v21:
==> flow/design.v (excerpt) <==
module smm(input clk, reset,
           input [7:0] readdata,
           output we, 
			  output [15:0] address,
			  output [7:0] writedata);
Size in the first run: ~710 cells after synthesis, about 68 flip-flops, ~5000 µm² of cells after synthesis.
export LEC_CHECK = 0
export ABC_AREA = 1
export CAP_MARGIN = 20
export CORE_ASPECT_RATIO = 1.8
export CORE_MARGIN = 9
export CORE_UTILIZATION = 48
export CTS_CLUSTER_DIAMETER = 389
export CTS_CLUSTER_SIZE = 98
export MAX_ROUTING_LAYER = met4
export PLACE_DENSITY = 0.41
export SLEW_MARGIN = 20
export TNS_END_PERCENT = 40
create_clock -name core_clock -period 5.0 [get_ports {clk}]
run.sh (not shown) runs the stock make flow with config.mk's settings and CLKGATE_MAP_FILE=.
The following lists how v35 was set up differently from v21:
Settings: an added PLACE_DENSITY_LB_ADDON of 0.28; a change of CORE_UTILIZATION from 48 to 56; a deleted CORE_ASPECT_RATIO that had been 1.8; a deleted CTS_CLUSTER_DIAMETER that had been 389; a deleted ABC_AREA that had been 1; a change of SLEW_MARGIN from 20 to 15; a change of CORE_MARGIN from 9 to 2; a deleted PLACE_DENSITY that had been 0.41; an added MIN_ROUTING_LAYER of met2; a deleted CTS_CLUSTER_SIZE that had been 98; a deleted TNS_END_PERCENT that had been 40; a deleted MAX_ROUTING_LAYER that had been met4; an added CELL_PAD_IN_SITES_DETAIL_PLACEMENT of 2.
Results
- Stage in which a tool error killed v35: detailed placement (3_5_place_dp).
- Core area in v35 is 18% lower than in v21
- v21 → v35: portion of the post-synthesis area used by sequential elements increased by 1.2 points relative to the old numbers, post-synthesis share of cell area spent on xor and xnor gates increased by 0.26 points relative to the old numbers, chip area in the Yosys report decreased by 170 µm² relative to the old numbers.
- Delta (v35 minus v21): adder-cell area share of the yosys netlist grew by 0.30 points; average footprint of a synthesized cell grew by 2.1 µm².
- From v35 to v21, count of boundary I/O pins did not move at all.
- Between v35 and v21, die size is lower for v35, v21 comes in above that.
- Measured against v35, the net count of the mapped netlist of v21 comes out at 1.3 times the reference value.

---

smm again, from the RTL that the note above started with.
Settings: LEC_CHECK=0, ABC_AREA=1, CAP_MARGIN=20, CORE_MARGIN=2, CORE_UTILIZATION=65, CTS_CLUSTER_DIAMETER=230, CTS_CLUSTER_SIZE=99, PLACE_DENSITY=0.6, SLEW_MARGIN=20, TNS_END_PERCENT=5; clock period 2.78 ns.
The starting point produced a layout that fails on negative setup slack.
Edit:
--- a/flow/config.mk
+++ b/flow/config.mk
@@ -9,8 +9,8 @@
 export CAP_MARGIN = 20
 export CORE_MARGIN = 2
-export CORE_UTILIZATION = 65
-export CTS_CLUSTER_DIAMETER = 230
-export CTS_CLUSTER_SIZE = 99
+export CORE_UTILIZATION = 69
+export CTS_CLUSTER_DIAMETER = 237
+export CTS_CLUSTER_SIZE = 23
 export PLACE_DENSITY = 0.6
+export SETUP_SLACK_MARGIN = -0.27
 export SLEW_MARGIN = 20
-export TNS_END_PERCENT = 5
==> flow/constraint.sdc (replaced) <==
create_clock -name core_clock -period 2.84 [get_ports {clk}]
set_input_delay 0.5680 -clock core_clock [delete_from_list [all_inputs] [get_ports {clk}]]
set_output_delay 0.5680 -clock core_clock [all_outputs]
set_load 0.01 [all_outputs]
This time the run never finished: it broke off in global routing (5_1_grt).
Synthesized cell count stays the same.
Synthesized area stays the same.
Die area came out lower by a few percent.
Edit:
--- a/flow/config.mk
+++ b/flow/config.mk
@@ -9,8 +9,7 @@
 export CAP_MARGIN = 20
 export CORE_MARGIN = 2
-export CORE_UTILIZATION = 69
-export CTS_CLUSTER_DIAMETER = 237
-export CTS_CLUSTER_SIZE = 23
+export CORE_UTILIZATION = 72
+export CTS_CLUSTER_DIAMETER = 230
+export CTS_CLUSTER_SIZE = 99
 export PLACE_DENSITY = 0.6
-export SETUP_SLACK_MARGIN = -0.27
 export SLEW_MARGIN = 20
==> flow/constraint.sdc (replaced) <==
create_clock -name core_clock -period 4.58 [get_ports {clk}]
set_input_delay 0.9160 -clock core_clock [delete_from_list [all_inputs] [get_ports {clk}]]
set_output_delay 0.9160 -clock core_clock [all_outputs]
set_load 0.01 [all_outputs]
=>
- Now the flow ran to the end with no violations
- area after synthesis does not change
- synthesized cell count stays the same
- die size shrinks by 4.0%
Edit:
==> flow/config.mk (replaced) <==
export PLATFORM = sky130hd
export DESIGN_NAME = smm
export DESIGN_NICKNAME = smm
export VERILOG_FILES = /design/flow/design.v
export SDC_FILE = /design/flow/constraint.sdc
export NUM_CORES = 4
export LEC_CHECK = 0
export CAP_MARGIN = 20
export CORE_MARGIN = 2
export CORE_UTILIZATION = 41
export PLACE_DENSITY = 0.6
export SLEW_MARGIN = 20
==> flow/constraint.sdc (replaced) <==
create_clock -name core_clock -period 4.93 [get_ports {clk}]
set_input_delay 0.9860 -clock core_clock [delete_from_list [all_inputs] [get_ports {clk}]]
set_output_delay 0.9860 -clock core_clock [all_outputs]
set_load 0.01 [all_outputs]
The changed run completed with no timing, DRC or antenna violations.
Global-route usage is lower by 16 points.
Sequential share of layout area fell by 1.4 points.
Via count came out lower by 14%.
Utilization falls by 32 points.
Final area went up by 5.0%.
Wire length fell by about 2%.

---

Setup of job 101:
The RTL this note starts from:
==> flow/design.v <==
module datapath(input clk, reset, weCU, buffIRCU, buffAHCU,
                input buffALCU, buffRCU, srcbmuxCU, adrmuxCU,
			       input [1:0] acmuxCU, pcmuxCU,
			       input [2:0] aluopCU,
			       input [7:0] memdata,
			       output [15:0] address,
			       output [7:0] writedata, instrCU,
			       output zeroCU);
wire [7:0]  adrHout, buffIRout, buffAHout, buffALout, srcbmuxout;
wire [7:0]  acout, acmuxout, rout, buffRout, aluout;
wire [15:0] pcout, pcaddout, mdaout, pcmuxout, adrmuxout;
flopr #(8) IR(clk, reset, buffIRout, instrCU);
flopr #(8) adrH(clk, reset, buffAHout, adrHout);
buff buffIR(clk, reset, memdata, buffIRCU, buffIRout);
buff buffadrH(clk, reset, memdata, buffAHCU, buffAHout);
buff buffadrL(clk, reset, memdata, buffALCU, buffALout);
mux3 #(8) acmux(aluout, memdata, rout, acmuxCU, acmuxout);
flopr #(8) AC(clk, reset, acmuxout, acout);
flopr #(8) R(clk, reset, buffRout, rout);
buff buffR(clk, reset, acout, buffRCU, buffRout);
mux2 #(8) srcbmux(rout, 8'b00000001, srcbmuxCU, srcbmuxout);
alu alu(acout, srcbmuxout, aluopCU, aluout, zeroCU);
flopr #(16) PC(clk, reset, pcmuxout, pcout);
mux3 #(16) pcmux(pcout, pcaddout, {adrHout, buffALout}, pcmuxCU, pcmuxout);
adder pcadder(pcout, 16'b000000000000001, pcaddout);
flopr #(16) MDA(clk, reset, {adrHout, buffALout}, mdaout);
mux2 #(16) addressmux(pcout, mdaout, adrmuxCU, adrmuxout);
assign address = adrmuxout;
assign writedata = aluout;
endmodule
module mux2 # (parameter WIDTH = 8)
(input  [WIDTH-1:0] a0, a1,
 input s,
 output [WIDTH-1:0] y);
  assign y = s ? a1 : a0;
endmodule
module mux3 # (parameter WIDTH = 8)
(input  [WIDTH-1:0] a0, a1, a2,
 input  [1:0] s,
 output [WIDTH-1:0] y);
  assign y = s[1] ? a2 : (s[0] ? a1 : a0); 
endmodule
module flopr # (parameter WIDTH = 8)
(input clk, reset,
 input [WIDTH-1:0] d,
 output reg [WIDTH-1:0] q);
 always @ (posedge clk, posedge reset)
   if (reset) q <= 0;
   else q <= d;
endmodule
module buff(input clk, reset, input[7:0] a, input s, output [7:0] y);
  reg [7:0] q;
  assign y = (s == 1) ? a : q;
  always @ (posedge clk, posedge reset)
    if (reset) q <= 0;
    else q <= y;
endmodule
module adder(input [15:0] a, b, output [15:0] y);
assign y = a + b;
endmodule
module alu (a, b, sel, out, zero);
    input [7:0] a,b;
    input [2:0] sel; 
    output reg [7:0] out;
    output reg zero;
    always @ (*) 
    begin 
        case(sel) 
		      3'b000:   
	begin
		out = a; 
		if (out == 0) zero = 1;  
		else zero = 0; 
          end
            3'b001:   
	begin
		out = a+b;  
		if (out == 0)
		 zero = 1;  
		else
		zero = 0;
          end     
            3'b010:   
	begin
		out = a-b;  
		if (out == 0) zero = 1;  
		else zero = 0;
          end 
            3'b011:   
	begin
		out = 0; 
		zero = 1;
          end
			   3'b100:   
	begin
		out = a & b; 
		if (out == 0)
		 zero = 1;  
		else
		zero = 0;
          end
		     3'b101:   
	begin
		out = a | b; 
		if (out == 0) zero = 1;  
		else zero = 0; 
          end
			  3'b110:   
	begin
		out = a ^ b; 
		if (out == 0) zero = 1;  
		else zero = 0; 
          end		 
			  3'b111:   
	begin
		out = ~a; 
		if (out == 0) zero = 1;  
		else zero = 0; 
          end
        endcase
    end
endmodule
module controller(input clk, reset, zflag, 
                  input [7:0] opcode, 
						output buffIR, buffAH, buffAL, buffR, srcbmux, adrmux, we,
			         output [1:0] pcmux, acmux, 
						output [2:0] aluop);
  maindec md(clk, reset, zflag, opcode, buffAL, buffR, buffIR, buffAH, srcbmux, adrmux, we, pcmux, acmux, aluop);
endmodule
module maindec(input clk, reset, zflag, 
               input [7:0] opcode, 
					output buffAL, buffR, buffIR, buffAH, srcbmux, adrmux, we,
			      output [1:0] pcmux, acmux,
					output [2:0] aluop);
  reg [13:0] controls;
  reg [3:0] state, nextstate;
  assign {buffAL, buffAH, buffIR, acmux, buffR, srcbmux, aluop, pcmux, adrmux, we} = controls;
  parameter fetch = 4'b0000;
  parameter decode = 4'b0001;
  parameter getah = 4'b0010;
  parameter getal = 4'b0011;
  parameter loaddata = 4'b0100;
  parameter storedata = 4'b0101;
  parameter jumpinstr = 4'b0110;
  parameter alu = 4'b0111;
  parameter r_to_ac = 4'b1000;
  parameter ac_to_r = 4'b1001;
  parameter ahfetch = 4'b1010;
  parameter pcinc = 4'b1011;
  parameter NOP = 8'h00;
  parameter LDAC = 8'h01;
  parameter STAC = 8'h02;
  parameter MVAC = 8'h03;
  parameter MOVR = 8'h04;
  parameter JUMP = 8'h05;
  parameter JMPZ = 8'h06;
  parameter JPNZ = 8'h07;
  parameter ADD = 8'h08;
  parameter SUB = 8'h09;
  parameter INAC = 8'h0A;
  parameter CLAC = 8'h0B;
  parameter AND = 8'h0C;
  parameter OR = 8'h0D;
  parameter XOR = 8'h0E;
  parameter NOT = 8'h0F;
  always @(posedge clk, posedge reset)
    if (reset)  state <= fetch;
	 else        state <= nextstate;
  always @(*)
  begin  
    case(state)
	   fetch: nextstate <= decode;
		decode: case(opcode)
		          NOP: nextstate <= pcinc;
					 LDAC: nextstate <= ahfetch;
					 STAC: nextstate <= ahfetch;
					 MVAC: nextstate <= ac_to_r;
					 MOVR: nextstate <= r_to_ac;
					 JUMP: nextstate <= ahfetch;
					 JMPZ: nextstate <= ahfetch;
					 JPNZ: nextstate <= ahfetch;
					 default: nextstate <= alu;
				 endcase
		 getah: nextstate <= getal;
		 getal: if (opcode == STAC)      nextstate <= storedata;
		        else if (opcode == LDAC) nextstate <= loaddata;
				  else if ((opcode == JMPZ) & ~zflag) nextstate <= pcinc;
				  else if ((opcode == JPNZ) & zflag)  nextstate <= pcinc;
				  else                     nextstate <= jumpinstr;
		 jumpinstr: nextstate <= fetch;
		 storedata: nextstate <= fetch;
		 loaddata: nextstate <= fetch;
		 ac_to_r: nextstate <= fetch;
		 r_to_ac: nextstate <= fetch;
		 alu: nextstate <= fetch;
		 ahfetch: nextstate <= getah;
		 pcinc: nextstate <= fetch;
		 default: nextstate <= fetch;
	 endcase
  end
  always @(*)
  begin
    case(state)
	   fetch: controls <= 14'b00100000000000;
		decode: controls <= 14'b00000000000000;
		getah: controls <= 14'b01000000000100;
		getal: controls <= 14'b10000000000000;
		storedata: controls <= 14'b00000000000111;
		loaddata: controls <=  14'b00001000000110;
		ac_to_r: controls <= 14'b00000100000100;
		r_to_ac: controls <= 14'b00010000000100;
		jumpinstr: controls <= 14'b00000000001010;
		ahfetch: controls <= 14'b00000000000100;
		pcinc: controls <= 14'b00000000000100;
		alu:
		begin
		  case(opcode)
		    ADD: controls <= 14'b00000000010100;
			 SUB: controls <= 14'b00000000100100;
			 INAC: controls <= 14'b00000010010100;
			 CLAC: controls <= 14'b00000000110100;
			 AND: controls <= 14'b00000001000100;
			 OR: controls <= 14'b00000001010100;
			 XOR: controls <= 14'b00000001100100;
			 NOT: controls <= 14'b00000001110100;
			 default: controls <= 14'b00000000000000;
		  endcase
		end
		default: controls <= 14'b00000000000000;
    endcase
  end
endmodule
module smm(input clk, reset,
           input [7:0] readdata,
           output we, 
			  output [15:0] address,
			  output [7:0] writedata);
wire buffR, buffIR, buffAH, mdamux, buffAL, adrmux, srcbmux;
wire [1:0] pcmux, acmux;
wire [2:0] aluop;
wire [15:0] addr;
wire [7:0] wdata, instr;
wire zero;
datapath dp(clk, reset, we, buffIR, buffAH, buffAL, buffR, srcbmux, adrmux, acmux, pcmux, aluop, readdata, addr, wdata, instr, zero);
controller cu(clk, reset, zero, instr, buffIR, buffAH, buffAL, buffR, srcbmux, adrmux, we, pcmux, acmux, aluop);
assign writedata = wdata;
assign address = addr;
endmodule
Settings: LEC_CHECK=0, ABC_AREA=1, CAP_MARGIN=20, CORE_MARGIN=2, CORE_UTILIZATION=40, CTS_CLUSTER_DIAMETER=389, CTS_CLUSTER_SIZE=98, MAX_ROUTING_LAYER=met4, PLACE_DENSITY_LB_ADDON=0.03, SETUP_SLACK_MARGIN=-0.46, SLEW_MARGIN=20; clock period 5.0 ns.
Job 101 finished all stages; the layout is clean.
diff inputs: job 101 => job 102
Settings: ABC_AREA removed (was 1); CTS_CLUSTER_DIAMETER changed from 389 to 160; CELL_PAD_IN_SITES_GLOBAL_PLACEMENT newly set to 0; CTS_CLUSTER_SIZE removed (was 98); SETUP_SLACK_MARGIN changed from -0.46 to 1.35; MIN_ROUTING_LAYER newly set to met2; CELL_PAD_IN_SITES_DETAIL_PLACEMENT newly set to 2; CORE_UTILIZATION changed from 40 to 28; SLEW_MARGIN changed from 20 to 15; PLACE_DENSITY_LB_ADDON changed from 0.03 to 0.28.
==> results <==
Min area share of xor/xnor cells in the synthesized design across job 101 and job 102: job 101
Summed standard-cell area reported by yosys is higher on job 101
Job 101 -> job 102: share of synthesized registers carrying an async set or reset flat
The following lists how job 103 was set up differently from job 102:
Settings: TNS_END_PERCENT: unset -> 10; MAX_ROUTING_LAYER: met4 -> unset; SETUP_SLACK_MARGIN: 1.35 -> -0.06; CTS_CLUSTER_DIAMETER: 160 -> 232; MIN_ROUTING_LAYER: met2 -> unset; CORE_UTILIZATION: 28 -> 52; CTS_CLUSTER_SIZE: unset -> 100; PLACE_DENSITY_LB_ADDON: 0.28 -> unset; CELL_PAD_IN_SITES_GLOBAL_PLACEMENT: 0 -> unset; PLACE_DENSITY: unset -> 0.84; CELL_PAD_IN_SITES_DETAIL_PLACEMENT: 2 -> unset; SLEW_MARGIN: 15 -> 40.
==> results <==
- Job 103 ended with every stage complete and zero timing, DRC or antenna violations.
- Going from job 102 to job 103, register share of the cell area grows by 3.5 points.
- Delta (job 103 minus job 102): number of buffers inserted by hold repair at cts barely changed, cell area dropped about 12%.
Relative to job 103, the following input files were edited for job 104:
Settings: SETUP_SLACK_MARGIN removed (was -0.06); PLACE_DENSITY changed from 0.84 to 0.6; CTS_CLUSTER_DIAMETER removed (was 232); SLEW_MARGIN changed from 40 to 20; TNS_END_PERCENT removed (was 10); CTS_CLUSTER_SIZE removed (was 100); CORE_UTILIZATION changed from 52 to 40.
Taking job 103 as the reference, in job 104 number of different library cells in the post-synthesis netlist did not really move, global-route usage went down 5.7 points, wire length on met2 +about 0.6%. Wire length on job 104 is up relative to job 103.
Here is what was changed in the inputs of job 105 compared with job 104.
Settings: PLACE_DENSITY removed (was 0.6); CORE_UTILIZATION changed from 40 to 56; CELL_PAD_IN_SITES_DETAIL_PLACEMENT newly set to 2; MIN_ROUTING_LAYER newly set to met2.
Results
Job 105: it failed with a tool error in detailed placement (3_5_place_dp), so there are no final results.
Summary of job 105 over job 104: number of storage elements in the synthesis netlist stayed essentially flat, total cell area reported by yosys after synthesis stayed essentially flat, width of the die fell by about 15%.
Job 105 against job 104: fraction of the core area occupied by cells at floorplan saw an increase, final weighted congestion in routability-driven placement went up, number of standard-cell rows in the floorplan saw a decrease.
Looking at total die area across job 105 and job 104, the one that comes out higher is job 104.
As far as count of unique library cells instantiated by Yosys goes, job 105 and job 104 are indistinguishable; the numbers are identical.
Compared job 104 against job 105; share of synthesized cell area in full adder, half adder and majority cells within noise.
Per the comparison of job 105 with job 104, die extent in y went down by about 15%; synthesized cell count held.
